==> flow/design.v <==
module comparator 
#(
  parameter DATA_WIDTH  = 16,
  parameter BINARY_TREE = 1,
  parameter NUM_INPUTS  = 16
)
(
  input  logic [NUM_INPUTS-1:0][DATA_WIDTH-1 : 0] cmp_ip,
  output logic [$clog2(NUM_INPUTS)-1 :0]  out
);
  generate if (BINARY_TREE == 0) begin
    always_comb begin
      out      = '0;
      for (int i =0; i < NUM_INPUTS; ++i) begin
        if (cmp_ip[i] > cmp_ip[out]) begin
          out      = i;
        end
      end
    end
  end else begin
    logic [$clog2(NUM_INPUTS)-1 : 0] out_stg[$clog2(NUM_INPUTS) + 1][NUM_INPUTS];
    logic [DATA_WIDTH-1 : 0]         cmp_stg[$clog2(NUM_INPUTS) + 1][NUM_INPUTS];
    always_comb begin
      for (int i = 0; i < NUM_INPUTS; i++) begin
        cmp_stg[0][i]  = cmp_ip[i];
        out_stg[0][i]  = i;
      end
      for (int i = 0;i < $clog2(NUM_INPUTS); i++) begin
        for (int j = 0;j < NUM_INPUTS; ++j) begin
          out_stg[i+1][j]    = 'X;
          cmp_stg[i+1][j]    = 'X;
        end
      end
      for (int i = 0;i < $clog2(NUM_INPUTS); i++) begin
        for (int j = 0;j < (NUM_INPUTS/2**i); j= j+2) begin
          if (cmp_stg[i][j] > cmp_stg[i][j+1]) begin
            out_stg[i+1][j/2]    = out_stg[i][j];
            cmp_stg[i+1][j/2]    = cmp_stg[i][j];
          end else begin
            out_stg[i+1][j/2]    = out_stg[i][j+1];
            cmp_stg[i+1][j/2]    = cmp_stg[i][j+1];
          end
        end
      end
      out   = out_stg[$clog2(NUM_INPUTS)][0];
    end
  end
  endgenerate
endmodule
module argmax16 (
  input  logic         clk,
  input  logic         rstn,        
  input  logic         in_valid,
  input  logic [255:0] in_data,     
  output logic         out_valid,
  output logic [3:0]   out_idx
);
  logic [255:0] data_q;
  logic         valid_q;
  logic [3:0]   idx_c;
  always_ff @(posedge clk or negedge rstn) begin
    if (!rstn) begin
      valid_q   <= 1'b0;
      out_valid <= 1'b0;
    end else begin
      valid_q   <= in_valid;
      out_valid <= valid_q;
    end
  end
  always_ff @(posedge clk) begin
    data_q  <= in_data;
    out_idx <= idx_c;
  end
  comparator #(
    .DATA_WIDTH  (16),
    .BINARY_TREE (1),
    .NUM_INPUTS  (16)
  ) u_cmp (
    .cmp_ip (data_q),
    .out    (idx_c)
  );
endmodule
==> flow/run.sh <==
#!/bin/bash
# the make line also repeats each setting of config.mk as NAME=value (left out here)
make -C /OpenROAD-flow-scripts/flow DESIGN_CONFIG=/design/flow/config.mk WORK_HOME=/design/flow/orfs CLKGATE_MAP_FILE= finish
==> flow/config.mk <==
export PLATFORM = sky130hd
export DESIGN_NAME = argmax16
export DESIGN_NICKNAME = argmax16
export VERILOG_FILES = /design/flow/design.v
export SDC_FILE = /design/flow/constraint.sdc
export NUM_CORES = 4
export LEC_CHECK = 0
export ABC_AREA = 1
export CAP_MARGIN = 20
export CORE_MARGIN = 2
export CORE_UTILIZATION = 72
export CTS_CLUSTER_DIAMETER = 255
export CTS_CLUSTER_SIZE = 99
export PLACE_DENSITY = 0.42
export SLEW_MARGIN = 20
export TNS_END_PERCENT = 20
==> flow/constraint.sdc <==
create_clock -name core_clock -period 5.92 [get_ports {clk}]
set_input_delay 1.1840 -clock core_clock [delete_from_list [all_inputs] [get_ports {clk}]]
set_output_delay 1.1840 -clock core_clock [all_outputs]
set_load 0.01 [all_outputs]
==> impl_metrics.tcl, run 1 <==
# metrics dict for downstream scripts
set metrics [dict create \
    failing_step "5_1_grt" \
    xor_share_pct 0 \
    place_area_um2 18000 \
    ys_sh_simple_pct 31.2 \
    synthCells 1993 \
    syn-num-nets 2492 \
    synthFlopType "dfxtp_1" \
    synthAdderAreaFrac_pct 19.9 \
    ys_top_cells_by_count "nand2_1, nand3_1, inv_1" \
    cts_buffer_depth 3 \
    synthMuxAreaShare_pct 0 \
    edf_count 0 \
    grt.total_usage_pct 80.4 \
    core_area_um2 20400 \
    dieWidth_um 149 \
    numPortBuffers 263 \
    clockRootBuffer "clkbuf_16" \
    placedCellCount 2510 \
    ys_warn_count 4 \
    error_line "[ERROR GRT-0232] Routing congestion too high. Check the congestion heatmap in the GUI." \
    ys_ff 262 \
    die-area_um2 22100 \
    die_height_um 149 \
    ys_area_um2 15100 \
    top_cell_area_share_pct 34.5 \
    status "stopped before the end" \
    netlist_logic_family_top "simple AND/OR/NAND/NOR gates" \
    synth.cellmix.compoundShare_pct 5.98 \
    row_count 52 \
    initCoreUtil_pct 74.0 \
    synth_cell_types 32 \
    place.gp.congestion 1.04 \
    synthesis.area_um2 15100 \
    place_ws_ns -0.354 \
    syn_avg_cell_area_um2 7.56 \
    synth_top_cell_by_count "nand2_1" \
    area_leaders "dfxtp_1, ha_1, nand2_1" \
    ys_seq_share_pct 34.9 \
    grt_overflow 122 \
    ys_cells 1993 \
    async_flop_share_pct 0.763 \
    cts_buffers 6 \
    hpwl_mm 36.8 \
    yosys.area.top_type "dfxtp_1" \
    io_pins 264 \
    clock-sinks 262 \
    htreeDepth 1 \
]
==> routing by layer <==
metal  overflow  GRT usage, %
met2         65          96.6
met1          2          75.9
met5          0          38.9
met4         54          86.2
met3          1          67.8
==> stage by stage <==
stage                     utilization, %  hold slack [ns]
after floorplan                        -            0.331
after global placement              88.3            0.342
after detailed placement            88.3            0.347
after CTS                           91.8            0.396
==> what timing repair did <==
item	CTS
pin swaps	23
hold buffers	0
resized	61
cloned	3
buffers inserted	24
setup endpoints to repair	4
==> run 2, diff against run 1 <==
Settings changed: CAP_MARGIN 20 to 25, CELL_PAD_IN_SITES_DETAIL_PLACEMENT set to 2, CORE_UTILIZATION 72 to 61, CTS_CLUSTER_DIAMETER 255 to unset, CTS_CLUSTER_SIZE 99 to 88, GPL_ROUTABILITY_DRIVEN set to 1, MIN_ROUTING_LAYER set to met1, PLACE_DENSITY 0.42 to unset, PLACE_DENSITY_LB_ADDON set to 0.2, SETUP_SLACK_MARGIN set to 0.13, TNS_END_PERCENT 20 to 10.
Clock period 5.92 ns to 6.5 ns, I/O delays scaled along.
==> impl_metrics.tcl, run 2 <==
# metrics dict for downstream scripts
set metrics [dict create \
    top_cell_area_share_pct 34.5 \
    synthMuxAreaShare_pct 0 \
    ys_seq_share_pct 34.9 \
    ys_top_cells_by_count "nand2_1, nand3_1, inv_1" \
    synthAdderAreaFrac_pct 19.9 \
    synthesis.area_um2 15100 \
    failing_step "3_5_place_dp" \
    xor_share_pct 0 \
    place.gp.congestion 1.03 \
    synthFlopType "dfxtp_1" \
    ys_ff 262 \
    status "stopped before the end" \
    initCoreUtil_pct 62.0 \
    netlist_logic_family_top "simple AND/OR/NAND/NOR gates" \
    die-area_um2 26000 \
    area_leaders "dfxtp_1, ha_1, nand2_1" \
    core_area_um2 24300 \
    ys_area_um2 15100 \
    edf_count 0 \
    ys_warn_count 4 \
    ys_sh_simple_pct 31.2 \
    error_line "Error: detail_place.tcl, 38 bad optional access" \
    synth.cellmix.compoundShare_pct 5.98 \
    ys_cells 1993 \
    synth_cell_types 32 \
    numPortBuffers 263 \
    syn_avg_cell_area_um2 7.56 \
    synthCells 1993 \
    synth_top_cell_by_count "nand2_1" \
    die_height_um 161 \
    row_count 57 \
    async_flop_share_pct 0.763 \
    dieWidth_um 161 \
    io_pins 264 \
    syn-num-nets 2492 \
    yosys.area.top_type "dfxtp_1" \
]
[run 2: per-stage QoR]
| step | setup WS (ns) | cell area [µm²] | cells |
|---|---|---|---|
| global placement | 0.406 | 18000 | 2559 |
| floorplan | 1.05 | 15100 | 1993 |
==> run 3, diff against run 2 <==
Settings changed: ABC_AREA 1 to unset, CAP_MARGIN 25 to 20, CELL_PAD_IN_SITES_DETAIL_PLACEMENT 2 to unset, CORE_UTILIZATION 61 to 30, CTS_CLUSTER_SIZE 88 to unset, GPL_ROUTABILITY_DRIVEN 1 to unset, MIN_ROUTING_LAYER met1 to unset, PLACE_DENSITY_LB_ADDON 0.2 to unset, SETUP_SLACK_MARGIN 0.13 to unset, TNS_END_PERCENT 10 to unset.
Clock period 6.5 ns to 10.5 ns, I/O delays scaled along.
==> impl_metrics.tcl, run 3 <==
# place-and-route summary
set metrics [dict create \
    status "no timing/DRC/antenna violations" \
    crit_family "AND-OR/OR-AND gates" \
    cts_buffers 31 \
    synthCells 1434 \
    hold_slack_ns 0.362 \
    viasPerCell 4.99 \
    syn_avg_cell_area_um2 9.64 \
    grt_overflow 0 \
    ys_ff 262 \
    hpwl_mm 35.3 \
    area_leaders "dfxtp_1, ha_1, a21oi_1" \
    drcViolationCount 0 \
    r2r-end "out_idx[0]" \
    worstSetupEndpointType "register" \
    initCoreUtil_pct 30.4 \
    ys_top_cells_by_count "dfxtp_1, ha_1, a21oi_1" \
    yosys.area.top_type "dfxtp_1" \
    hold_start "valid_q" \
    area_delta_synth_final_pct 31.4 \
    num_vias 11600 \
    fin_crit_ns 8.79 \
    xor_share_pct 0 \
    edf_count 0 \
    ys_seq_share_pct 38.0 \
    synthFlopType "dfxtp_1" \
    synth_top_cell_by_count "dfxtp_1" \
    grt_setup_unrepaired "no" \
    ys_warn_count 4 \
    tns_ns 0 \
    maxCapViolCount 0 \
    clk_pin_slew_worst_paths_ns 0.07 \
    io_pins 264 \
    clockRootBuffer "clkbuf_16" \
    top_cell_area_share_pct 37.7 \
    critical_path.startpoint "data_q[87]" \
    wire_per_inst_um 18.5 \
    rr_startpoint "data_q[87]" \
    synthAdderAreaFrac_pct 21.7 \
    swShare_pct 34.8 \
    cp.arrival_ns 9.28 \
    p_switching_mw 1.24 \
    place.gp.congestion 0.850 \
    ff2ff_setup_slack_ns 1.71 \
    pg_seq_mw 1.10 \
    row_count 78 \
    ys_cells 1434 \
    synth.cellmix.compoundShare_pct 17.3 \
    cts_tree "done" \
    period_used_pct 83.7 \
    power_density_nw_per_um2 196 \
    ant_nets 0 \
    grt_pass1_vias 11800 \
    nets 2196 \
    cts_buffer_depth 3 \
    hold_class "register to register" \
    die_height_um 219 \
    p_clk_share_pct 31.4 \
    cts_setup_buffers 0 \
    drtPass1Iterations 5 \
    synth_cell_types 55 \
    cp.depth 32 \
    skew_ns 0.0233 \
    worstMarginPinSlew_ns 1.22 \
    setup_violations 0 \
    path_class "register to register" \
    async_flop_share_pct 0.763 \
    maxPowerGroup "combinational logic" \
    cellLeakagePower_nw 8.08 \
    r2r.worst_path.cells 32 \
    worstHoldPathCells 0 \
    numPortBuffers 263 \
    syn-num-nets 1933 \
    min_to "out_valid" \
    diodes 0 \
    fillers 4511 \
    crit_buf_inv 2 \
    grt_max_degree 36 \
    antenna_found_initial 0 \
    intPower_mw 2.32 \
    slowest_stage "a22o_1" \
    clock.latency.late_pin_ns 0.58 \
    initialDrtViolationCount 685 \
    crit_path_start_kind "register" \
    p_comb_share_pct 37.8 \
    hold_buffers 0 \
    p_comb_mw 1.34 \
    grt.total_usage_pct 17.6 \
    netlist_logic_family_top "adder cells" \
    maxSlewViolCount 0 \
    core_area_um2 45500 \
    ir_worst_vdd_mv 0.150 \
    clock-sinks 262 \
    total_power_mw 3.56 \
    htreeDepth 1 \
    ys_area_um2 13800 \
    fin_cells 2319 \
    dieWidth_um 219 \
    die-area_um2 47800 \
    ys_sh_simple_pct 10.2 \
    crit_required_ns 10.99 \
    p_seq_share_pct 30.9 \
    pg_clk_mw 1.11 \
    hold_violations 0 \
    critPathCapture "out_idx[0]" \
    grt_pass1_wl_mm 64.5 \
    synthMuxAreaShare_pct 7.38 \
    tool_warnings 26 \
    cts_resized 0 \
    placedCellCount 2263 \
    fmax_mhz 114 \
    wirelength_mm 42.9 \
    max_stage_delay_ns 0.85 \
    crit_path_max_fanout 34 \
    synthesis.area_um2 13800 \
    relSlewSlack_pct 18.1 \
]
-- run 3: cell type report --
class / count / area, µm² / area share, %
inverter: 140 / 526 / 2.89
clock inverter: 17 / 224 / 1.23
multi-input combinational: 989 / 7840 / 43.2
tap: 600 / 751 / 4.13
timing repair buffer: 273 / 2710 / 14.9
clock buffer: 38 / 852 / 4.69
sequential: 262 / 5260 / 28.9
-- run 3: through the flow --
stage | setup WS, ns | util (%) | cell area, µm²
after floorplan | 3.31 | - | 13800
after global placement | 1.74 | 37.5 | 17100
after detailed placement | 1.59 | 37.5 | 17100
after CTS | 1.57 | 39.9 | 18100
after global routing | 0.880 | 39.9 | 18200
final | 1.71 | 39.9 | 18200
-- run 3: metal layers --
metal  wire length [µm]  global-route usage (%)  up-vias
met5                  0                       0        -
met4               1280                    5.63        0
met3               2650                    2.95       88
met2              18700                    27.9      323
met1              20300                    24.2     5424
li1                   -                       -     5746
==> run 4, diff against run 3 <==
Settings changed: CORE_UTILIZATION 30 to 63, MAX_ROUTING_LAYER set to met4, MIN_ROUTING_LAYER set to met2, PLACE_DENSITY_LB_ADDON set to 0.02.
Clock period 10.5 ns to 8.5 ns, I/O delays scaled along.
==> impl_metrics.tcl, run 4 <==
# metrics dict for downstream scripts
set metrics [dict create \
    cts_setup_buffers 0 \
    row_count 54 \
    synthCells 1434 \
    clockRootBuffer "clkbuf_16" \
    netlist_logic_family_top "adder cells" \
    synthAdderAreaFrac_pct 21.7 \
    edf_count 0 \
    initCoreUtil_pct 63.7 \
    hpwl_mm 34.9 \
    ys_seq_share_pct 38.0 \
    synthMuxAreaShare_pct 7.38 \
    synth_top_cell_by_count "dfxtp_1" \
    error_line "[ERROR GRT-0232] Routing congestion too high. Check the congestion heatmap in the GUI." \
    ys_top_cells_by_count "dfxtp_1, ha_1, a21oi_1" \
    place.gp.congestion 1.09 \
    synthFlopType "dfxtp_1" \
    synth.cellmix.compoundShare_pct 17.3 \
    place_area_um2 16800 \
    syn_avg_cell_area_um2 9.64 \
    die_height_um 152 \
    ys_sh_simple_pct 10.2 \
    xor_share_pct 0 \
    htreeDepth 1 \
    core_area_um2 21700 \
    synthesis.area_um2 13800 \
    dieWidth_um 152 \
    cts_buffer_depth 3 \
    synth_cell_types 55 \
    cts_resized 0 \
    yosys.area.top_type "dfxtp_1" \
    grt_overflow 60 \
    grt.total_usage_pct 76.0 \
    ys_cells 1434 \
    numPortBuffers 263 \
    ys_warn_count 4 \
    top_cell_area_share_pct 37.7 \
    async_flop_share_pct 0.763 \
    area_leaders "dfxtp_1, ha_1, a21oi_1" \
    clock-sinks 262 \
    failing_step "5_1_grt" \
    ys_ff 262 \
    ys_area_um2 13800 \
    status "stopped before the end" \
    syn-num-nets 1933 \
    cts_buffers 27 \
    hold_buffers 0 \
    io_pins 264 \
    die-area_um2 23100 \
]
-- run 4: routing by layer --
layer	GRT overflow	global-route usage [%]
met5	-	-
met4	1	47.0
met3	59	87.7
met2	0	81.1
met1	-	-
-- run 4: through the flow --
stage | instances | util [%] | hold WS [ns] | setup slack, ns | total power, mW
CTS | 2011 | 81.6 | 0.366 | 0.0792 | 4.26
global placement | 1961 | 77.5 | 0.342 | 0.429 | 2.98
detailed placement | 1961 | 77.5 | 0.346 | 0.231 | 3.05
floorplan | 1434 | - | 0.331 | 1.31 | 2.48
==> run 5, diff against run 4 <==
Settings changed: ABC_AREA set to 1, CAP_MARGIN 20 to 30, CORE_UTILIZATION 63 to 64, CTS_CLUSTER_DIAMETER set to 243, CTS_CLUSTER_SIZE set to 39, GPL_TIMING_DRIVEN set to 1, HOLD_SLACK_MARGIN set to 0.29, MAX_ROUTING_LAYER met4 to met5, MIN_ROUTING_LAYER met2 to unset, PLACE_DENSITY set to 0.78, PLACE_DENSITY_LB_ADDON 0.02 to unset, TNS_END_PERCENT set to 55.
Clock period 8.5 ns to 5.35 ns, I/O delays scaled along.
==> impl_metrics.tcl, run 5 <==
# metrics dict for downstream scripts
set metrics [dict create \
    die_height_um 157 \
    status "stopped before the end" \
    synthMuxAreaShare_pct 0 \
    synth.cellmix.compoundShare_pct 5.98 \
    ys_ff 262 \
    synthAdderAreaFrac_pct 19.9 \
    synth_top_cell_by_count "nand2_1" \
    failing_step "4_1_cts" \
    area_leaders "dfxtp_1, ha_1, nand2_1" \
    yosys.area.top_type "dfxtp_1" \
    netlist_logic_family_top "simple AND/OR/NAND/NOR gates" \
    synthFlopType "dfxtp_1" \
    core_area_um2 23300 \
    ys_seq_share_pct 34.9 \
    dieWidth_um 157 \
    xor_share_pct 0 \
    numPortBuffers 263 \
    io_pins 264 \
    async_flop_share_pct 0.763 \
    die-area_um2 24800 \
    synth_cell_types 32 \
    place.gp.congestion 1.05 \
    syn-num-nets 2492 \
    placedCellCount 3051 \
    edf_count 0 \
    synthesis.area_um2 15100 \
    ys_warn_count 4 \
    synthCells 1993 \
    row_count 56 \
    initCoreUtil_pct 64.8 \
    ys_area_um2 15100 \
    place_area_um2 21900 \
    syn_avg_cell_area_um2 7.56 \
    top_cell_area_share_pct 34.5 \
    ys_top_cells_by_count "nand2_1, nand3_1, inv_1" \
    ys_cells 1993 \
    place_ws_ns -1.01 \
    ys_sh_simple_pct 31.2 \
    error_line "[ERROR DPL-0033] detailed placement checks failed during check placement." \
    hpwl_mm 50.0 \
]
==> run 6, diff against run 5 <==
Settings changed: ABC_AREA 1 to unset, CAP_MARGIN 30 to 20, CORE_UTILIZATION 64 to 52, CTS_CLUSTER_DIAMETER 243 to unset, CTS_CLUSTER_SIZE 39 to unset, GPL_TIMING_DRIVEN 1 to unset, HOLD_SLACK_MARGIN 0.29 to unset, MAX_ROUTING_LAYER met5 to unset, PLACE_DENSITY 0.78 to unset, TNS_END_PERCENT 55 to unset.
Clock period 5.35 ns to 6.04 ns, I/O delays scaled along.
==> impl_metrics.tcl, run 6 <==
# place-and-route summary
set metrics [dict create \
    synthCells 1434 \
    cts_buffers 27 \
    ys_seq_share_pct 38.0 \
    ys_top_cells_by_count "dfxtp_1, ha_1, a21oi_1" \
    syn-num-nets 1933 \
    slowest_stage "dfxtp_1" \
    worstSetupEndpointType "register" \
    synthAdderAreaFrac_pct 21.7 \
    ir_worst_vdd_mv 0.343 \
    swShare_pct 35.7 \
    place_ws_ns -1.33 \
    pg_clk_mw 1.73 \
    io_pins 264 \
    crit_buf_inv 10 \
    ys_cells 1434 \
    grt_pass1_wl_mm 79.6 \
    die_height_um 167 \
    crit_path_max_fanout 7 \
    clk_pin_slew_worst_paths_ns 0.07 \
    hpwl_mm 35.8 \
    worstMarginPinSlew_ns 0.524 \
    crit_path_start_kind "register" \
    ys_area_um2 13800 \
    htreeDepth 1 \
    synthesis.area_um2 13800 \
    synthMuxAreaShare_pct 7.38 \
    min_to "out_valid" \
    edf_count 0 \
    area_delta_synth_final_pct 60.4 \
    drcViolationCount 0 \
    clock.latency.late_pin_ns 0.57 \
    status "finished with violations" \
    worstHoldPathCells 0 \
    top_cell_area_share_pct 37.7 \
    die-area_um2 27900 \
    comb_area_um2 8930 \
    skew_ns 0.0212 \
    setup_violations 4 \
    grt_overflow 0 \
    final_util_pct 85.1 \
    ys_sh_simple_pct 10.2 \
    wire_per_inst_um 21.8 \
    r2r-end "out_idx[1]" \
    cp.arrival_ns 7.71 \
    netlist_logic_family_top "adder cells" \
    grt_max_degree 18 \
    antenna_found_initial 0 \
    synth.cellmix.compoundShare_pct 17.3 \
    cp_common_cell "buf_6" \
    place_area_um2 19600 \
    wirelength_mm 53.9 \
    hold_slack_ns 0.370 \
    p_comb_mw 3.68 \
    row_count 59 \
    rr_startpoint "data_q[19]" \
    pg_seq_mw 1.92 \
    clockRootBuffer "clkbuf_16" \
    viasPerCell 5.82 \
    yosys.area.top_type "dfxtp_1" \
    critical_path.startpoint "data_q[19]" \
    relSlewSlack_pct 64.8 \
    grt_pass1_vias 14800 \
    initCoreUtil_pct 53.1 \
    hold_violations 0 \
    setup_ws_ns -1.21 \
    cellLeakagePower_nw 10.3 \
    final_cell_area_um2 22200 \
    ys_ff 262 \
    p_seq_share_pct 26.2 \
    power_density_nw_per_um2 331 \
    ant_nets 0 \
    maxSlewViolCount 0 \
    num_vias 14400 \
    numPortBuffers 263 \
    dieWidth_um 167 \
    total_power_mw 7.33 \
    cts_buffer_depth 3 \
    core_area_um2 26100 \
    fmax_mhz 138 \
    drtPass1Iterations 5 \
    ys_warn_count 4 \
    async_flop_share_pct 0.763 \
    p_switching_mw 2.62 \
    initialDrtViolationCount 1349 \
    p_comb_share_pct 50.2 \
    period_used_pct 120 \
    area_leaders "dfxtp_1, ha_1, a21oi_1" \
    max_stage_delay_ns 0.43 \
    critPathCapture "out_idx[1]" \
    maxCapViolCount 0 \
    crit_family "AND-OR/OR-AND gates" \
    r2r.worst_path.cells 37 \
    nets 2617 \
    hold_class "register to register" \
    maxPowerGroup "combinational logic" \
    grt_setup_unrepaired "yes" \
    diodes 0 \
    synth_top_cell_by_count "dfxtp_1" \
    xor_share_pct 0 \
    register_area_um2 5280 \
    p_clk_share_pct 23.6 \
    path_class "register to register" \
    fillers 1325 \
    tool_warnings 30 \
    grt.total_usage_pct 35.7 \
    synthFlopType "dfxtp_1" \
    cts_tree "done" \
    intPower_mw 4.71 \
    place.gp.congestion 1.04 \
    syn_avg_cell_area_um2 9.64 \
    fin_crit_ns 7.25 \
    ff2ff_setup_slack_ns -1.21 \
    check.faults "negative setup slack" \
    synth_cell_types 55 \
    hold_start "valid_q" \
    clock-sinks 262 \
    crit_required_ns 6.50 \
    cp.depth 37 \
]
==> run 6: routing by layer <==
| metal | share of wire, % | global-route usage [%] | vias up | wire length [µm] |
|---|---|---|---|---|
| li1 | - | - | 6592 | - |
| met5 | 0 | 0 | - | 0 |
| met3 | 7.9 | 5.80 | 231 | 4280 |
| met4 | 5.2 | 12.8 | 0 | 2830 |
| met2 | 47 | 61.0 | 800 | 25100 |
| met1 | 40 | 45.6 | 6765 | 21700 |
==> run 6: layout make-up <==
class | count | area share (%)
multi-input combinational | 990 | 40.3
inverter | 140 | 2.38
sequential | 262 | 23.8
clock inverter | 12 | 0.643
clock buffer | 37 | 3.44
timing repair buffer | 697 | 27.6
tap | 335 | 1.89
==> run 6: repair_timing <==
item	CTS	global route
cloned	6	0
resized	189	44
hold buffers	0	0
pin swaps	88	38
setup buffers	44	12
endpoints found under the setup margin	4	4
==> run 6: through the flow <==
stage / setup TNS [ns] / cells
finish: -4.62 / 2473
global route: -5.45 / 2473
CTS: -2.70 / 2461
detailed placement: -5.06 / 2363
global placement: -4.58 / 2363
floorplan: -2.24 / 1434
==> run 7, diff against run 6 <==
Settings changed: CAP_MARGIN 20 to 15, CORE_ASPECT_RATIO set to 1.89, CORE_MARGIN 2 to 10, CORE_UTILIZATION 52 to 40, CTS_CLUSTER_SIZE set to 91, GPL_TIMING_DRIVEN set to 0, MAX_ROUTING_LAYER set to met4, SETUP_SLACK_MARGIN set to 0.77.
Clock period 6.04 ns to 7.15 ns, I/O delays scaled along.
==> impl_metrics.tcl, run 7 <==
# place-and-route summary
set metrics [dict create \
    pg_clk_mw 1.34 \
    hold_violations 0 \
    drcViolationCount 0 \
    cp.depth 37 \
    setup_violations 4 \
    fin_cells 2256 \
    tool_warnings 29 \
    grt_setup_unrepaired "yes" \
    synthAdderAreaFrac_pct 21.7 \
    rr_startpoint "data_q[23]" \
    p_comb_mw 2.84 \
    fmax_mhz 136 \
    min_to "out_valid" \
    crit_path_max_fanout 6 \
    maxPowerGroup "combinational logic" \
    period_used_pct 103 \
    place_ws_ns -1.64 \
    fin_crit_ns 7.35 \
    crit_family "simple AND/OR/NAND/NOR gates" \
    check.faults "negative setup slack" \
    ys_sh_simple_pct 10.2 \
    crit_path_start_kind "register" \
    slowest_stage "or4_4" \
    ir_worst_vdd_mv 0.257 \
    place.gp.congestion 0.945 \
    io_pins 264 \
    worstSetupEndpointType "register" \
    synth_top_cell_by_count "dfxtp_1" \
    async_flop_share_pct 0.763 \
    area_delta_synth_final_pct 45.9 \
    die-area_um2 42800 \
    p_comb_share_pct 49.0 \
    ys_seq_share_pct 38.0 \
    swShare_pct 36.0 \
    ant_nets 0 \
    synthFlopType "dfxtp_1" \
    ys_top_cells_by_count "dfxtp_1, ha_1, a21oi_1" \
    grt_pass1_vias 12900 \
    power_density_nw_per_um2 287 \
    yosys.area.top_type "dfxtp_1" \
    wirelength_mm 49.4 \
    grt_overflow 0 \
    synth_cell_types 55 \
    r2r-end "out_idx[0]" \
    clock.latency.late_pin_ns 0.55 \
    die_height_um 276 \
    syn-num-nets 1933 \
    hold_class "register to register" \
    top_cell_area_share_pct 37.7 \
    crit_buf_inv 10 \
    hold_start "valid_q" \
    dieWidth_um 155 \
    ys_cells 1434 \
    htreeDepth 1 \
    num_vias 12100 \
    ys_ff 262 \
    clk_pin_slew_worst_paths_ns 0.07 \
    initialDrtViolationCount 407 \
    ff2ff_setup_slack_ns -0.20 \
    ys_area_um2 13800 \
    syn_avg_cell_area_um2 9.64 \
    viasPerCell 5.37 \
    maxSlewViolCount 0 \
    ys_warn_count 4 \
    hpwl_mm 40.3 \
    crit_required_ns 7.61 \
    cts_buffers 25 \
    wire_per_inst_um 21.9 \
    setup_ws_ns -0.201 \
    area_leaders "dfxtp_1, ha_1, a21oi_1" \
    numPortBuffers 263 \
    grt.total_usage_pct 22.3 \
    drtPass1Iterations 5 \
    netlist_logic_family_top "adder cells" \
    p_seq_share_pct 27.9 \
    p_clk_share_pct 23.1 \
    relSlewSlack_pct 52.6 \
    row_count 93 \
    critPathCapture "out_idx[0]" \
    edf_count 0 \
    cellLeakagePower_nw 8.83 \
    core_area_um2 34100 \
    synthCells 1434 \
    cts_tree "done" \
    synthMuxAreaShare_pct 7.38 \
    worstMarginPinSlew_ns 0.703 \
    placedCellCount 2124 \
    status "finished with violations" \
    path_class "register to register" \
    initCoreUtil_pct 40.5 \
    p_switching_mw 2.08 \
    critical_path.startpoint "data_q[23]" \
    clockRootBuffer "clkbuf_16" \
    maxCapViolCount 0 \
    grt_pass1_wl_mm 70.6 \
    pg_seq_mw 1.61 \
    synth.cellmix.compoundShare_pct 17.3 \
    cp.arrival_ns 7.81 \
    nets 2304 \
    grt_max_degree 17 \
    skew_ns 0.0139 \
    worstHoldPathCells 0 \
    cts_buffer_depth 3 \
    intPower_mw 3.70 \
    antenna_found_initial 6 \
    clock-sinks 262 \
    xor_share_pct 0 \
    max_stage_delay_ns 0.49 \
    r2r.worst_path.cells 37 \
    synthesis.area_um2 13800 \
]
run 7: per-stage QoR:
stage	util [%]	hold slack [ns]	total power, mW	TNS, ns	area [µm²]
finish	59.2	0.366	5.78	-0.661	20200
global placement	50.4	0.344	3.70	-5.74	17200
detailed placement	50.4	0.347	3.74	-5.96	17200
global route	59.2	0.372	6.10	-1.77	20200
CTS	57.0	0.371	5.56	-0.317	19400
floorplan	-	0.331	3.05	0	14000
run 7: per-layer routing:
metal | global-route usage (%) | share of wire (%) | up-vias
met3 | 2.28 | 2.7 | 152
met5 | - | 0 | -
met4 | 16.6 | 7.7 | 0
li1 | - | - | 5964
met1 | 16.4 | 29 | 5678
met2 | 46.2 | 60 | 319
run 7: final cells by class:
cell class | instances | area (µm²)
Clock inverter | 12 | 125
Antenna cell | 6 | 15.0
Fill cell | 2921 | 13900
Clock buffer | 33 | 706
Buffer | 43 | 490
Tap cell | 427 | 534
Sequential cell | 262 | 5270
Multi-Input combinational cell | 989 | 9100
Timing Repair Buffer | 344 | 3400
Inverter | 140 | 526
run 7: timing repair:
| action | in CTS | in global routing |
|---|---|---|
| buffers inserted | 55 | 20 |
| pin swaps | 60 | 54 |
| gates cloned | 5 | 1 |
| hold buffers | 0 | 0 |
| endpoints found under the setup margin | 4 | 4 |
| resized | 191 | 104 |
==> run 8, diff against run 7 <==
Settings changed: CAP_MARGIN 15 to 20, CORE_ASPECT_RATIO 1.89 to unset, CORE_MARGIN 10 to 2, CORE_UTILIZATION 40 to 57, CTS_CLUSTER_DIAMETER set to 28, CTS_CLUSTER_SIZE 91 to unset, GPL_TIMING_DRIVEN 0 to unset, MAX_ROUTING_LAYER met4 to unset, SETUP_SLACK_MARGIN 0.77 to 1.29.
Clock period 7.15 ns to 7.27 ns, I/O delays scaled along.
==> impl_metrics.tcl, run 8 <==
# place-and-route summary
set metrics [dict create \
    die_height_um 160 \
    core_area_um2 23600 \
    ys_warn_count 4 \
    register_area_um2 5280 \
    final_util_pct 89.5 \
    maxPowerGroup "combinational logic" \
    fin_cells 2203 \
    ys_sh_simple_pct 10.2 \
    min_to "out_valid" \
    final_cell_area_um2 21100 \
    tool_warnings 31 \
    pg_seq_mw 1.61 \
    setup_violations 4 \
    cp.arrival_ns 8.22 \
    ys_area_um2 13800 \
    worstSetupEndpointType "register" \
    wire_per_inst_um 24.2 \
    ff2ff_setup_slack_ns -0.49 \
    wirelength_mm 53.2 \
    cp_common_cell "ha_1" \
    grt_pass1_vias 13800 \
    drcViolationCount 0 \
    setup_ws_ns -0.489 \
    critPathCapture "out_idx[0]" \
    r2r.worst_path.cells 36 \
    maxSlewViolCount 0 \
    fin_crit_ns 7.76 \
    crit_required_ns 7.73 \
    ys_seq_share_pct 38.0 \
    grt_pass1_wl_mm 72.8 \
    dieWidth_um 160 \
    xor_share_pct 0 \
    synth_cell_types 55 \
    wl_met3_mm 5.95 \
    cp.depth 36 \
    viasPerCell 6.37 \
    edf_count 0 \
    ir_worst_vdd_mv 0.247 \
    pg_clk_mw 2.24 \
    placedCellCount 2022 \
    ant_nets 0 \
    cts_buffer_depth 3 \
    num_vias 14000 \
    swShare_pct 35.4 \
    crit_family "AND-OR/OR-AND gates" \
    slowest_stage "a21oi_2" \
    crit_path_start_kind "register" \
    p_comb_mw 2.97 \
    area_delta_synth_final_pct 52.8 \
    critical_path.startpoint "data_q[31]" \
    cts_tree "done" \
    crit_path_max_fanout 8 \
    drtPass1Iterations 7 \
    row_count 56 \
    relSlewSlack_pct 56.6 \
    intPower_mw 4.40 \
    hold_class "register to register" \
    syn_avg_cell_area_um2 9.64 \
    grt.total_usage_pct 35.6 \
    numPortBuffers 263 \
    clockRootBuffer "clkbuf_16" \
    die-area_um2 25500 \
    status "finished with violations" \
    hold_start "valid_q" \
    async_flop_share_pct 0.763 \
    p_switching_mw 2.41 \
    place_area_um2 17100 \
    area_leaders "dfxtp_1, ha_1, a21oi_1" \
    maxCapViolCount 0 \
    initCoreUtil_pct 58.5 \
    cellLeakagePower_nw 9.31 \
    cts_buffers 48 \
    fmax_mhz 129 \
    power_density_nw_per_um2 323 \
    synthFlopType "dfxtp_1" \
    antenna_found_initial 0 \
    synthAdderAreaFrac_pct 21.7 \
    nets 2347 \
    fillers 1006 \
    netlist_logic_family_top "adder cells" \
    synth.cellmix.compoundShare_pct 17.3 \
    synthCells 1434 \
    path_class "register to register" \
    rr_startpoint "data_q[31]" \
    max_stage_delay_ns 0.42 \
    skew_ns 0.0144 \
    hold_violations 0 \
    hold_slack_ns 0.358 \
    top_layer "met4" \
    grt_overflow 0 \
    place.gp.congestion 0.947 \
    ys_ff 262 \
    p_seq_share_pct 23.6 \
    period_used_pct 107 \
    total_power_mw 6.82 \
    worstHoldPathCells 0 \
    synth_top_cell_by_count "dfxtp_1" \
    worstMarginPinSlew_ns 0.644 \
    p_comb_share_pct 43.6 \
    clock-sinks 262 \
    clock.latency.late_pin_ns 0.55 \
    hpwl_mm 29.8 \
    grt_max_degree 36 \
    syn-num-nets 1933 \
    top_cell_area_share_pct 37.7 \
    ys_top_cells_by_count "dfxtp_1, ha_1, a21oi_1" \
    synthMuxAreaShare_pct 7.38 \
    diodes 0 \
    htreeDepth 2 \
    r2r-end "out_idx[0]" \
    clk_pin_slew_worst_paths_ns 0.05 \
    comb_area_um2 9260 \
    yosys.area.top_type "dfxtp_1" \
    wl_met2_mm 24.2 \
    io_pins 264 \
    ys_cells 1434 \
    p_clk_share_pct 32.8 \
    initialDrtViolationCount 1694 \
    crit_buf_inv 8 \
    check.faults "negative setup slack" \
    grt_setup_unrepaired "yes" \
    synthesis.area_um2 13800 \
    wl_met1_mm 20.1 \
]
run 8: area by class of cell:
cell class	count	share of cell area (%)
Clock buffer	55	5.95
Clock inverter	31	1.70
Inverter	140	2.49
Multi-Input combinational cell	990	43.8
Sequential cell	262	25.0
Tap cell	319	1.89
Timing Repair Buffer	406	19.1
run 8: through the flow:
step	setup WS (ns)	TNS, ns
2_1_floorplan	0.574	0
3_3_place_gp	0.0959	0
3_5_place_dp	-0.191	-0.452
4_1_cts	0.465	0
5_1_grt	-0.569	-2.09
6_report	-0.489	-1.73
run 8: metal layers:
metal / GRT usage (%) / vias up
met5: 0 / -
met4: 14.4 / 0
met3: 8.52 / 274
met2: 58.7 / 1059
met1: 45.0 / 6632
li1: - / 6070
run 8: what timing repair did:
action	4_1_cts	5_1_grt
setup buffers	59	27
resized	218	104
setup endpoints to repair	4	4
hold buffers	0	0
pin swaps	96	59
cloned	8	1
==> run 9, diff against run 8 <==
Settings changed: ABC_AREA set to 1, CORE_UTILIZATION 57 to 72, CTS_CLUSTER_DIAMETER 28 to 381, CTS_CLUSTER_SIZE set to 36, HOLD_SLACK_MARGIN set to 0.3, PLACE_DENSITY_LB_ADDON set to 0.13, SETUP_SLACK_MARGIN 1.29 to 1.11, TNS_END_PERCENT set to 5.
Clock period 7.27 ns to 3.72 ns, I/O delays scaled along.
==> impl_metrics.tcl, run 9 <==
# metrics dict for downstream scripts
set metrics [dict create \
    status "stopped before the end" \
    failing_step "3_5_place_dp" \
    error_line "[ERROR DPL-0038] Utilization greater than 100%, impossible to legalize" \
    netlist_logic_family_top "simple AND/OR/NAND/NOR gates" \
    synthesis.area_um2 15100 \
    xor_share_pct 0 \
    ys_ff 262 \
    ys_warn_count 4 \
    synth_cell_types 32 \
    dieWidth_um 149 \
    synth.cellmix.compoundShare_pct 5.98 \
    ys_cells 1993 \
    ys_top_cells_by_count "nand2_1, nand3_1, inv_1" \
    area_leaders "dfxtp_1, ha_1, nand2_1" \
    synthAdderAreaFrac_pct 19.9 \
    async_flop_share_pct 0.763 \
    top_cell_area_share_pct 34.5 \
    die-area_um2 22100 \
    syn_avg_cell_area_um2 7.56 \
    numPortBuffers 263 \
    synthCells 1993 \
    synth_top_cell_by_count "nand2_1" \
    yosys.area.top_type "dfxtp_1" \
    syn-num-nets 2492 \
    ys_area_um2 15100 \
    synthMuxAreaShare_pct 0 \
    initCoreUtil_pct 74.0 \
    die_height_um 149 \
    ys_seq_share_pct 34.9 \
    core_area_um2 20400 \
    ys_sh_simple_pct 31.2 \
    edf_count 0 \
    io_pins 264 \
    synthFlopType "dfxtp_1" \
    place.gp.congestion 1.02 \
    row_count 52 \
]
==> run 9: stage by stage <==
| step | hold slack, ns | cell area, µm² | power [mW] |
|---|---|---|---|
| 2_1_floorplan | 0.331 | 15300 | 6.45 |
| 3_3_place_gp | 0.339 | 22200 | 8.56 |
==> run 10, diff against run 9 <==
Settings changed: ABC_AREA 1 to unset, CORE_UTILIZATION 72 to 40, CTS_CLUSTER_DIAMETER 381 to unset, CTS_CLUSTER_SIZE 36 to unset, HOLD_SLACK_MARGIN 0.3 to unset, PLACE_DENSITY_LB_ADDON 0.13 to unset, SETUP_SLACK_MARGIN 1.11 to 1.41, TNS_END_PERCENT 5 to unset.
Clock period 3.72 ns to 7.97 ns, I/O delays scaled along.
==> impl_metrics.tcl, run 10 <==
# place-and-route summary
set metrics [dict create \
    status "no timing/DRC/antenna violations" \
    total_power_mw 5.47 \
    p_clk_share_pct 22.8 \
    syn-num-nets 1933 \
    worstMarginPinSlew_ns 0.614 \
    xor_share_pct 0 \
    crit_path_max_fanout 8 \
    maxPowerGroup "combinational logic" \
    crit_buf_inv 7 \
    worstSetupEndpointType "register" \
    p_comb_share_pct 50.7 \
    cp.depth 35 \
    crit_family "AND-OR/OR-AND gates" \
    comb_area_um2 9430 \
    crit_required_ns 8.45 \
    grt_pass1_vias 12500 \
    clk_pin_slew_worst_paths_ns 0.06 \
    grt_pass1_wl_mm 67.7 \
    critical_path.startpoint "data_q[45]" \
    initCoreUtil_pct 40.3 \
    edf_count 0 \
    clock.latency.late_pin_ns 0.55 \
    power_density_nw_per_um2 261 \
    r2r-end "out_idx[0]" \
    cellLeakagePower_nw 9.20 \
    diodes 0 \
    ys_sh_simple_pct 10.2 \
    final_util_pct 61.2 \
    hold_start "valid_q" \
    swShare_pct 35.8 \
    hpwl_mm 32.9 \
    hold_class "register to register" \
    ys_top_cells_by_count "dfxtp_1, ha_1, a21oi_1" \
    synthAdderAreaFrac_pct 21.7 \
    numPortBuffers 263 \
    place_area_um2 17200 \
    synthFlopType "dfxtp_1" \
    place.gp.congestion 0.926 \
    skew_ns 0.0106 \
    intPower_mw 3.51 \
    die_height_um 190 \
    cts_buffers 27 \
    die-area_um2 36100 \
    wire_per_inst_um 19.3 \
    setup_ws_ns 0.905 \
    synthesis.area_um2 13800 \
    pg_seq_mw 1.45 \
    synth_cell_types 55 \
    antenna_found_initial 0 \
    ys_ff 262 \
    drcViolationCount 0 \
    met1_usage_pct 33.8 \
    clockRootBuffer "clkbuf_16" \
    maxSlewViolCount 0 \
    crit_path_start_kind "register" \
    async_flop_share_pct 0.763 \
    cts_tree "done" \
    ys_seq_share_pct 38.0 \
    dieWidth_um 190 \
    p_seq_share_pct 26.5 \
    area_leaders "dfxtp_1, ha_1, a21oi_1" \
    grt-busiest-layer "met2" \
    yosys.area.top_type "dfxtp_1" \
    placedCellCount 2144 \
    htreeDepth 1 \
    viasPerCell 5.28 \
    hold_violations 0 \
    path_class "register to register" \
    tns_ns 0 \
    pg_clk_mw 1.25 \
    synth_top_cell_by_count "dfxtp_1" \
    min_to "out_valid" \
    syn_avg_cell_area_um2 9.64 \
    register_area_um2 5290 \
    nets 2347 \
    num_vias 12300 \
    hold_buffers 0 \
    synthMuxAreaShare_pct 7.38 \
    hold_slack_ns 0.362 \
    p_switching_mw 1.96 \
    p_comb_mw 2.77 \
    synthCells 1434 \
    cp.arrival_ns 7.54 \
    ys_cells 1434 \
    wirelength_mm 44.7 \
    fin_crit_ns 7.06 \
    period_used_pct 88.6 \
    critPathCapture "out_idx[0]" \
    top_cell_area_share_pct 37.7 \
    grt_max_degree 37 \
    rr_startpoint "data_q[45]" \
    r2r.worst_path.cells 35 \
    grt_overflow 0 \
    place_ws_ns 0.370 \
    grt_use_met3_pct 4.19 \
    row_count 68 \
    io_pins 264 \
    grt.total_usage_pct 23.9 \
    tool_warnings 29 \
    core_area_um2 34300 \
    ys_warn_count 4 \
    slowest_stage "a2111oi_4" \
    drtPass1Iterations 5 \
    fillers 2764 \
    clock-sinks 262 \
    ant_nets 0 \
    final_cell_area_um2 21000 \
    netlist_logic_family_top "adder cells" \
    worstHoldPathCells 0 \
    initialDrtViolationCount 624 \
    maxCapViolCount 0 \
    area_delta_synth_final_pct 51.8 \
    fmax_mhz 142 \
    cts_buffer_depth 3 \
    grt_setup_unrepaired "yes" \
    ff2ff_setup_slack_ns 0.91 \
    max_stage_delay_ns 0.43 \
    setup_violations 0 \
    use_met2_pct 37.7 \
    relSlewSlack_pct 58.8 \
    ir_worst_vdd_mv 0.183 \
    synth.cellmix.compoundShare_pct 17.3 \
    fin_cells 2324 \
    ys_area_um2 13800 \
]
[run 10: metal layers]
layer,wire (µm),part of all wire [%],vias up
li1,-,-,6061
met2,19600,44,426
met1,21100,47,5718
met5,0,0,-
met3,3060,6.8,77
met4,982,2.2,0
[run 10: layout make-up]
class | instances | area share, %
inverter | 140 | 2.50
sequential | 262 | 25.2
tap | 455 | 2.71
clock buffer | 36 | 3.71
multi-input combinational | 991 | 44.9
clock inverter | 14 | 0.507
timing repair buffer | 426 | 20.4
[run 10: repair_timing]
action	in CTS	in global routing
buffers inserted	85	33
resized	253	107
setup endpoints to repair	4	4
cloned	12	0
pin swaps	104	77
==> run 11, diff against run 10 <==
Settings changed: CORE_UTILIZATION 40 to 58, CTS_CLUSTER_SIZE set to 86, HOLD_SLACK_MARGIN set to 0.29, SETUP_SLACK_MARGIN 1.41 to 1.27, TNS_END_PERCENT set to 5.
Clock period 7.97 ns to 4.45 ns, I/O delays scaled along.
==> impl_metrics.tcl, run 11 <==
# place-and-route summary
set metrics [dict create \
    status "finished with violations" \
    critPathCapture "out_idx[0]" \
    placedCellCount 2322 \
    top_cell_area_share_pct 37.7 \
    clock.latency.late_pin_ns 0.56 \
    pg_seq_mw 2.62 \
    critical_path.startpoint "data_q[121]" \
    tool_warnings 33 \
    ys_cells 1434 \
    ir_worst_vdd_mv 0.436 \
    die-area_um2 25100 \
    p_switching_mw 3.75 \
    skew_ns 0.0146 \
    crit_buf_inv 8 \
    grt_overflow 0 \
    path_class "register to register" \
    worstHoldPathCells 0 \
    ys_ff 262 \
    cts_buffer_depth 3 \
    power_density_nw_per_um2 467 \
    synthMuxAreaShare_pct 7.38 \
    r2r.worst_path.cells 38 \
    wire_per_inst_um 28.6 \
    clk_pin_slew_worst_paths_ns 0.07 \
    core_area_um2 23400 \
    rr_startpoint "data_q[121]" \
    swShare_pct 37.6 \
    cp.depth 38 \
    fin_crit_ns 7.99 \
    worstSetupEndpointType "register" \
    drcViolationCount 0 \
    grt_pass1_vias 16000 \
    hold_start "valid_q" \
    htreeDepth 1 \
    maxCapViolCount 0 \
    worstMarginPinSlew_ns 0.663 \
    ys_top_cells_by_count "dfxtp_1, ha_1, a21oi_1" \
    p_clk_share_pct 23.2 \
    period_used_pct 179 \
    synthesis.area_um2 13800 \
    setup_violations 4 \
    grt_max_degree 21 \
    wirelength_mm 69.1 \
    grt.total_usage_pct 47.4 \
    p_comb_share_pct 50.6 \
    comb_area_um2 8530 \
    ys_sh_simple_pct 10.2 \
    p_comb_mw 5.06 \
    final_cell_area_um2 21400 \
    crit_family "AND-OR/OR-AND gates" \
    fmax_mhz 125 \
    async_flop_share_pct 0.763 \
    ys_seq_share_pct 38.0 \
    clock-sinks 262 \
    hold_class "register to register" \
    synthFlopType "dfxtp_1" \
    fin_cells 2418 \
    initialDrtViolationCount 2609 \
    viasPerCell 6.72 \
    hold_violations 0 \
    ff2ff_setup_slack_ns -3.54 \
    max_stage_delay_ns 0.53 \
    setup_ws_ns -3.54 \
    antenna_found_initial 5 \
    cts_tree "done" \
    maxPowerGroup "combinational logic" \
    place_ws_ns -2.98 \
    check.faults "negative setup slack" \
    synthAdderAreaFrac_pct 21.7 \
    area_delta_synth_final_pct 54.8 \
    edf_count 0 \
    die_height_um 158 \
    numPortBuffers 263 \
    synth.cellmix.compoundShare_pct 17.3 \
    netlist_logic_family_top "adder cells" \
    area_leaders "dfxtp_1, ha_1, a21oi_1" \
    yosys.area.top_type "dfxtp_1" \
    hold_buffers 0 \
    p_seq_share_pct 26.2 \
    ys_warn_count 4 \
    ant_nets 0 \
    hold_slack_ns 0.371 \
    row_count 56 \
    pg_clk_mw 2.32 \
    hpwl_mm 37.9 \
    slowest_stage "mux2i_1" \
    syn-num-nets 1933 \
    register_area_um2 5260 \
    nets 2574 \
    fillers 863 \
    crit_required_ns 4.93 \
    ys_area_um2 13800 \
    io_pins 264 \
    r2r-end "out_idx[0]" \
    synth_top_cell_by_count "dfxtp_1" \
    grt_setup_unrepaired "yes" \
    syn_avg_cell_area_um2 9.64 \
    min_to "out_valid" \
    xor_share_pct 0 \
    cellLeakagePower_nw 10.0 \
    drtPass1Iterations 8 \
    synthCells 1434 \
    clockRootBuffer "clkbuf_16" \
    place_area_um2 19500 \
    synth_cell_types 55 \
    relSlewSlack_pct 55.6 \
    place.gp.congestion 0.982 \
    initCoreUtil_pct 59.1 \
    maxSlewViolCount 0 \
    cts_buffers 27 \
    grt_pass1_wl_mm 90.4 \
    cp.arrival_ns 8.47 \
    crit_path_start_kind "register" \
    num_vias 16300 \
    tns_ns -14.02 \
    intPower_mw 6.24 \
    dieWidth_um 158 \
    crit_path_max_fanout 13 \
]
==> run 11: final cells by class <==
| cell class | count | area share, % |
|---|---|---|
| Clock inverter | 10 | 0.397 |
| Inverter | 140 | 2.45 |
| Multi-Input combinational cell | 990 | 39.9 |
| Tap cell | 319 | 1.86 |
| Timing Repair Buffer | 654 | 27.2 |
| Antenna cell | 4 | 0.0468 |
| Sequential cell | 262 | 24.6 |
| Clock buffer | 39 | 3.60 |
==> run 11: what timing repair did <==
| item | CTS | global route |
|---|---|---|
| pin swaps | 35 | 42 |
| gates cloned | 4 | 1 |
| setup endpoints to repair | 4 | 4 |
| gates resized | 93 | 59 |
| buffers inserted | 22 | 16 |
==> run 11: metal layers <==
metal  wire (µm)  GRT usage (%)  share of wire (%)
met1       23200           55.3                 34
met4        6560           28.9                9.5
met2       29300           77.0                 42
met3       10000           13.6                 14
met5          40              0              0.058
==> run 11: per-stage QoR <==
step / utilization [%] / total power [mW]
2_1_floorplan: - / 4.90
3_3_place_gp: 83.1 / 6.50
3_5_place_dp: 83.1 / 6.66
4_1_cts: 89.4 / 9.35
5_1_grt: 91.4 / 10.3
6_report: 91.5 / 10.0
==> run 12, diff against run 11 <==
Settings changed: ABC_AREA set to 1, CORE_UTILIZATION 58 to 72, CTS_CLUSTER_DIAMETER set to 237, CTS_CLUSTER_SIZE 86 to 35, HOLD_SLACK_MARGIN 0.29 to unset, PLACE_DENSITY_LB_ADDON set to 0.27, SETUP_SLACK_MARGIN 1.27 to 1.49, TNS_END_PERCENT 5 to unset.
Clock period 4.45 ns to 6.08 ns, I/O delays scaled along.
==> impl_metrics.tcl, run 12 <==
# metrics dict for downstream scripts
set metrics [dict create \
    die-area_um2 22100 \
    numPortBuffers 263 \
    die_height_um 149 \
    synth.cellmix.compoundShare_pct 5.98 \
    yosys.area.top_type "dfxtp_1" \
    ys_area_um2 15100 \
    ys_cells 1993 \
    ys_warn_count 4 \
    dieWidth_um 149 \
    synth_top_cell_by_count "nand2_1" \
    xor_share_pct 0 \
    edf_count 0 \
    synth_cell_types 32 \
    error_line "[ERROR DPL-0038] Utilization greater than 100%, impossible to legalize" \
    synthesis.area_um2 15100 \
    synthMuxAreaShare_pct 0 \
    syn_avg_cell_area_um2 7.56 \
    netlist_logic_family_top "simple AND/OR/NAND/NOR gates" \
    ys_top_cells_by_count "nand2_1, nand3_1, inv_1" \
    area_leaders "dfxtp_1, ha_1, nand2_1" \
    synthFlopType "dfxtp_1" \
    row_count 52 \
    synthCells 1993 \
    async_flop_share_pct 0.763 \
    core_area_um2 20400 \
    initCoreUtil_pct 74.0 \
    failing_step "4_1_cts" \
    status "stopped before the end" \
    synthAdderAreaFrac_pct 19.9 \
    place.gp.congestion 1.06 \
    io_pins 264 \
    ys_seq_share_pct 34.9 \
    hpwl_mm 36.9 \
    syn-num-nets 2492 \
    top_cell_area_share_pct 34.5 \
    ys_sh_simple_pct 31.2 \
    place_area_um2 18100 \
    ys_ff 262 \
]
-- run 12: stage by stage --
step	utilization (%)	cells	setup slack [ns]	total power [mW]
3_5_place_dp	88.9	2502	-0.259	4.75
3_3_place_gp	88.9	2502	0.145	4.55
2_1_floorplan	-	1993	0.973	3.95
==> run 13, diff against run 12 <==
Settings changed: CAP_MARGIN 20 to 30, CELL_PAD_IN_SITES_DETAIL_PLACEMENT set to 1, CELL_PAD_IN_SITES_GLOBAL_PLACEMENT set to 3, CORE_MARGIN 2 to 8, CORE_UTILIZATION 72 to 68, CTS_CLUSTER_DIAMETER 237 to 243, CTS_CLUSTER_SIZE 35 to 39, GPL_TIMING_DRIVEN set to 1, HOLD_SLACK_MARGIN set to 0.06, MAX_ROUTING_LAYER set to met5, PLACE_DENSITY set to 0.67, PLACE_DENSITY_LB_ADDON 0.27 to unset, SETUP_SLACK_MARGIN 1.49 to unset, SLEW_MARGIN 20 to 5, TNS_END_PERCENT set to 90.
Clock period 6.08 ns to 6.89 ns, I/O delays scaled along.
==> impl_metrics.tcl, run 13 <==
# metrics dict for downstream scripts
set metrics [dict create \
    synthAdderAreaFrac_pct 19.9 \
    ys_warn_count 4 \
    synth_cell_types 32 \
    top_cell_area_share_pct 34.5 \
    ys_seq_share_pct 34.9 \
    failing_step "3_1_place_gp_skip_io" \
    syn_avg_cell_area_um2 7.56 \
    area_leaders "dfxtp_1, ha_1, nand2_1" \
    initCoreUtil_pct 69.1 \
    error_line "[ERROR GPL-0301] Utilization 154.943 % exceeds 100%." \
    ys_area_um2 15100 \
    xor_share_pct 0 \
    yosys.area.top_type "dfxtp_1" \
    dieWidth_um 165 \
    ys_sh_simple_pct 31.2 \
    row_count 54 \
    synth.cellmix.compoundShare_pct 5.98 \
    synthCells 1993 \
    edf_count 0 \
    ys_ff 262 \
    status "stopped before the end" \
    core_area_um2 21800 \
    netlist_logic_family_top "simple AND/OR/NAND/NOR gates" \
    ys_top_cells_by_count "nand2_1, nand3_1, inv_1" \
    synthMuxAreaShare_pct 0 \
    synth_top_cell_by_count "nand2_1" \
    synthFlopType "dfxtp_1" \
    async_flop_share_pct 0.763 \
    synthesis.area_um2 15100 \
    die-area_um2 27200 \
    die_height_um 165 \
    ys_cells 1993 \
    syn-num-nets 2492 \
]
==> run 14, diff against run 13 <==
Settings changed: CAP_MARGIN 30 to 20, CELL_PAD_IN_SITES_DETAIL_PLACEMENT 1 to unset, CELL_PAD_IN_SITES_GLOBAL_PLACEMENT 3 to unset, CORE_MARGIN 8 to 2, CORE_UTILIZATION 68 to 72, CTS_CLUSTER_DIAMETER 243 to 381, CTS_CLUSTER_SIZE 39 to 41, GPL_TIMING_DRIVEN 1 to unset, HOLD_SLACK_MARGIN 0.06 to 0.3, MAX_ROUTING_LAYER met5 to unset, PLACE_DENSITY 0.67 to unset, PLACE_DENSITY_LB_ADDON set to 0.13, SETUP_SLACK_MARGIN set to 1.11, SLEW_MARGIN 5 to 20, TNS_END_PERCENT 90 to unset.
Clock period 6.89 ns to 3.71 ns, I/O delays scaled along.
==> impl_metrics.tcl, run 14 <==
# metrics dict for downstream scripts
set metrics [dict create \
    status "stopped before the end" \
    failing_step "3_5_place_dp" \
    error_line "[ERROR DPL-0038] Utilization greater than 100%, impossible to legalize" \
    io_pins 264 \
    top_cell_area_share_pct 34.5 \
    edf_count 0 \
    xor_share_pct 0 \
    die-area_um2 22100 \
    ys_sh_simple_pct 31.2 \
    area_leaders "dfxtp_1, ha_1, nand2_1" \
    initCoreUtil_pct 74.0 \
    synth.cellmix.compoundShare_pct 5.98 \
    dieWidth_um 149 \
    ys_warn_count 4 \
    row_count 52 \
    async_flop_share_pct 0.763 \
    synthesis.area_um2 15100 \
    synthAdderAreaFrac_pct 19.9 \
    synthCells 1993 \
    ys_cells 1993 \
    synth_top_cell_by_count "nand2_1" \
    numPortBuffers 263 \
    ys_area_um2 15100 \
    ys_seq_share_pct 34.9 \
    synthMuxAreaShare_pct 0 \
    synthFlopType "dfxtp_1" \
    core_area_um2 20400 \
    syn_avg_cell_area_um2 7.56 \
    yosys.area.top_type "dfxtp_1" \
    place.gp.congestion 1.01 \
    ys_top_cells_by_count "nand2_1, nand3_1, inv_1" \
    netlist_logic_family_top "simple AND/OR/NAND/NOR gates" \
    ys_ff 262 \
    die_height_um 149 \
    synth_cell_types 32 \
    syn-num-nets 2492 \
]
==> run 14: stage by stage <==
step	hold slack, ns	total power [mW]	setup slack, ns
2_1_floorplan	0.331	6.47	-1.40
3_3_place_gp	0.344	8.54	-1.85
==> run 15, diff against run 14 <==
Settings changed: ABC_AREA 1 to unset, CORE_UTILIZATION 72 to 66, CTS_CLUSTER_DIAMETER 381 to unset, CTS_CLUSTER_SIZE 41 to unset, HOLD_SLACK_MARGIN 0.3 to -0.07, PLACE_DENSITY_LB_ADDON 0.13 to unset, SETUP_SLACK_MARGIN 1.11 to -0.56, TNS_END_PERCENT set to 70.
Clock period 3.71 ns to 7.22 ns, I/O delays scaled along.
==> impl_metrics.tcl, run 15 <==
# place-and-route summary
set metrics [dict create \
    hold_violations 0 \
    swShare_pct 37.0 \
    maxCapViolCount 0 \
    p_seq_share_pct 30.0 \
    ys_sh_simple_pct 10.2 \
    grt_max_degree 35 \
    core_area_um2 20400 \
    numPortBuffers 263 \
    clock.latency.late_pin_ns 0.55 \
    clock-sinks 262 \
    fin_crit_ns 8.05 \
    worstMarginPinSlew_ns 0.860 \
    grt_pass1_vias 13600 \
    ys_area_um2 13800 \
    ys_warn_count 4 \
    ys_ff 262 \
    dieWidth_um 149 \
    syn_avg_cell_area_um2 9.64 \
    area_delta_synth_final_pct 31.2 \
    place.gp.congestion 0.950 \
    viasPerCell 6.92 \
    synthMuxAreaShare_pct 7.38 \
    syn-num-nets 1933 \
    final_cell_area_um2 18100 \
    power_density_nw_per_um2 294 \
    pg_clk_mw 1.41 \
    yosys.area.top_type "dfxtp_1" \
    num_vias 14000 \
    edf_count 0 \
    status "finished with violations" \
    row_count 52 \
    cellLeakagePower_nw 8.27 \
    ys_top_cells_by_count "dfxtp_1, ha_1, a21oi_1" \
    cp.depth 35 \
    ir_worst_vdd_mv 0.252 \
    fillers 805 \
    pg_seq_mw 1.60 \
    grt-busiest-layer "met2" \
    synthAdderAreaFrac_pct 21.7 \
    cts_tree "done" \
    netlist_logic_family_top "adder cells" \
    grt.total_usage_pct 43.6 \
    setup_ws_ns -0.826 \
    synth_top_cell_by_count "dfxtp_1" \
    critPathCapture "out_idx[0]" \
    grt_overflow 0 \
    setup_violations 4 \
    p_clk_share_pct 26.5 \
    skew_ns 0.0162 \
    initialDrtViolationCount 2085 \
    comb_area_um2 8070 \
    maxSlewViolCount 0 \
    synthesis.area_um2 13800 \
    crit_buf_inv 4 \
    area_leaders "dfxtp_1, ha_1, a21oi_1" \
    crit_required_ns 7.67 \
    clk_pin_slew_worst_paths_ns 0.07 \
    synthCells 1434 \
    wirelength_mm 54.7 \
    cp.arrival_ns 8.50 \
    p_comb_share_pct 43.5 \
    ant_nets 0 \
    rr_startpoint "data_q[62]" \
    p_switching_mw 1.97 \
    worstSetupEndpointType "register" \
    crit_path_max_fanout 17 \
    htreeDepth 1 \
    fmax_mhz 124 \
    nets 2232 \
    check.faults "negative setup slack" \
    placedCellCount 1958 \
    synth_cell_types 55 \
    intPower_mw 3.36 \
    synthFlopType "dfxtp_1" \
    async_flop_share_pct 0.763 \
    tns_ns -2.84 \
    grt_pass1_wl_mm 74.8 \
    period_used_pct 111 \
    initCoreUtil_pct 67.9 \
    use_met2_pct 72.9 \
    place_area_um2 16900 \
    die_height_um 149 \
    hpwl_mm 33.5 \
    synth.cellmix.compoundShare_pct 17.3 \
    drtPass1Iterations 7 \
    register_area_um2 5260 \
    path_class "register to register" \
    antenna_found_initial 2 \
    crit_path_start_kind "register" \
    critical_path.startpoint "data_q[62]" \
    maxPowerGroup "combinational logic" \
    r2r.worst_path.cells 35 \
    ff2ff_setup_slack_ns -0.83 \
    tool_warnings 28 \
    slowest_stage "a2111oi_1" \
    cts_buffers 26 \
    die-area_um2 22100 \
    ys_seq_share_pct 38.0 \
    min_to "out_valid" \
    io_pins 264 \
    drcViolationCount 0 \
    met1_usage_pct 52.8 \
    xor_share_pct 0 \
    hold_class "register to register" \
    p_comb_mw 2.32 \
    r2r-end "out_idx[0]" \
    fin_cells 2022 \
    worstHoldPathCells 0 \
    cts_buffer_depth 3 \
    hold_start "valid_q" \
    grt_use_met3_pct 10.8 \
    clockRootBuffer "clkbuf_16" \
    ys_cells 1434 \
    max_stage_delay_ns 0.67 \
    hold_buffers 0 \
    top_cell_area_share_pct 37.7 \
    crit_family "AND-OR/OR-AND gates" \
    relSlewSlack_pct 42.2 \
    wire_per_inst_um 27.0 \
]
==> run 15: per-stage QoR <==
stage	total power [mW]	hold slack, ns	util [%]	setup WS [ns]
global route	5.53	0.357	89.1	-1.03
floorplan	2.93	0.331	-	0.0257
global placement	3.50	0.342	82.9	-0.160
CTS	5.00	0.359	87.2	-0.545
finish	5.33	0.352	89.1	-0.826
detailed placement	3.59	0.346	82.9	-0.433
==> run 15: repair_timing <==
action,in CTS,in global routing
gates resized,4,60
endpoints found under the setup margin,2,4
pin swaps,0,19
gates cloned,0,2
setup buffers,0,19
hold endpoints to repair,0,0
==> run 15: routing by layer <==
metal / up-vias / part of all wire, % / routed length (µm)
li1: 5830 / - / -
met1: 6367 / 34 / 18800
met2: 1397 / 45 / 24400
met3: 406 / 13 / 7280
met4: 2 / 7.7 / 4210
met5: - / 0.024 / 13
==> run 15: area by class of cell <==
class,instances,area share (%)
antenna,1,0.0138
clock buffer,37,4.21
clock inverter,9,0.545
inverter,140,2.90
multi-input combinational,990,44.5
sequential,262,29.0
tap,270,1.86
timing repair buffer,313,17.0
==> run 16, diff against run 15 <==
Settings changed: CORE_UTILIZATION 66 to 62, CTS_CLUSTER_DIAMETER set to 382, CTS_CLUSTER_SIZE set to 98, HOLD_SLACK_MARGIN -0.07 to unset, SETUP_SLACK_MARGIN -0.56 to unset, TNS_END_PERCENT 70 to 10.
Clock period 7.22 ns to 4.25 ns, I/O delays scaled along.
==> impl_metrics.tcl, run 16 <==
# metrics dict for downstream scripts
set metrics [dict create \
    status "stopped before the end" \
    failing_step "5_1_grt" \
    error_line "[ERROR GRT-0232] Routing congestion too high. Check the congestion heatmap in the GUI." \
    synthMuxAreaShare_pct 7.38 \
    place_ws_ns -3.06 \
    ys_area_um2 13800 \
    ys_warn_count 4 \
    ys_sh_simple_pct 10.2 \
    cts_buffer_depth 3 \
    row_count 54 \
    edf_count 0 \
    synth.cellmix.compoundShare_pct 17.3 \
    synthCells 1434 \
    io_pins 264 \
    numPortBuffers 263 \
    hpwl_mm 39.1 \
    initCoreUtil_pct 63.3 \
    cts_buffers 6 \
    syn-num-nets 1933 \
    grt_overflow 84 \
    grt.total_usage_pct 77.5 \
    clock-sinks 262 \
    ys_cells 1434 \
    die-area_um2 23500 \
    dieWidth_um 153 \
    synthesis.area_um2 13800 \
    async_flop_share_pct 0.763 \
    synth_top_cell_by_count "dfxtp_1" \
    ys_top_cells_by_count "dfxtp_1, ha_1, a21oi_1" \
    clockRootBuffer "clkbuf_16" \
    ys_seq_share_pct 38.0 \
    die_height_um 153 \
    synth_cell_types 55 \
    place.gp.congestion 1.02 \
    yosys.area.top_type "dfxtp_1" \
    synthAdderAreaFrac_pct 21.7 \
    core_area_um2 21800 \
    netlist_logic_family_top "adder cells" \
    htreeDepth 1 \
    syn_avg_cell_area_um2 9.64 \
    top_cell_area_share_pct 37.7 \
    ys_ff 262 \
    xor_share_pct 0 \
    synthFlopType "dfxtp_1" \
    area_leaders "dfxtp_1, ha_1, a21oi_1" \
]
run 16: through the flow:
step           TNS [ns]  power (mW)  instance area [µm²]  instances  utilization, %
3_3_place_gp     -10.57        6.72                19300       2273            88.6
2_1_floorplan     -9.39        5.14                14000       1434               -
4_1_cts          -10.30        8.52                20500       2307            93.7
3_5_place_dp     -12.07        6.94                19300       2273            88.6
run 16: metal layers:
| layer | GRT overflow | global-route usage [%] |
|---|---|---|
| met3 | 3 | 63.1 |
| met5 | 0 | 38.1 |
| met4 | 47 | 81.5 |
| met1 | 0 | 74.1 |
| met2 | 34 | 94.6 |
run 16: what timing repair did:
action / CTS
resized: 141
endpoints found under the setup margin: 4
setup buffers: 23
cloned: 3
hold buffers: 0
pin swaps: 75
Power is estimated from default activity; no workload was simulated.
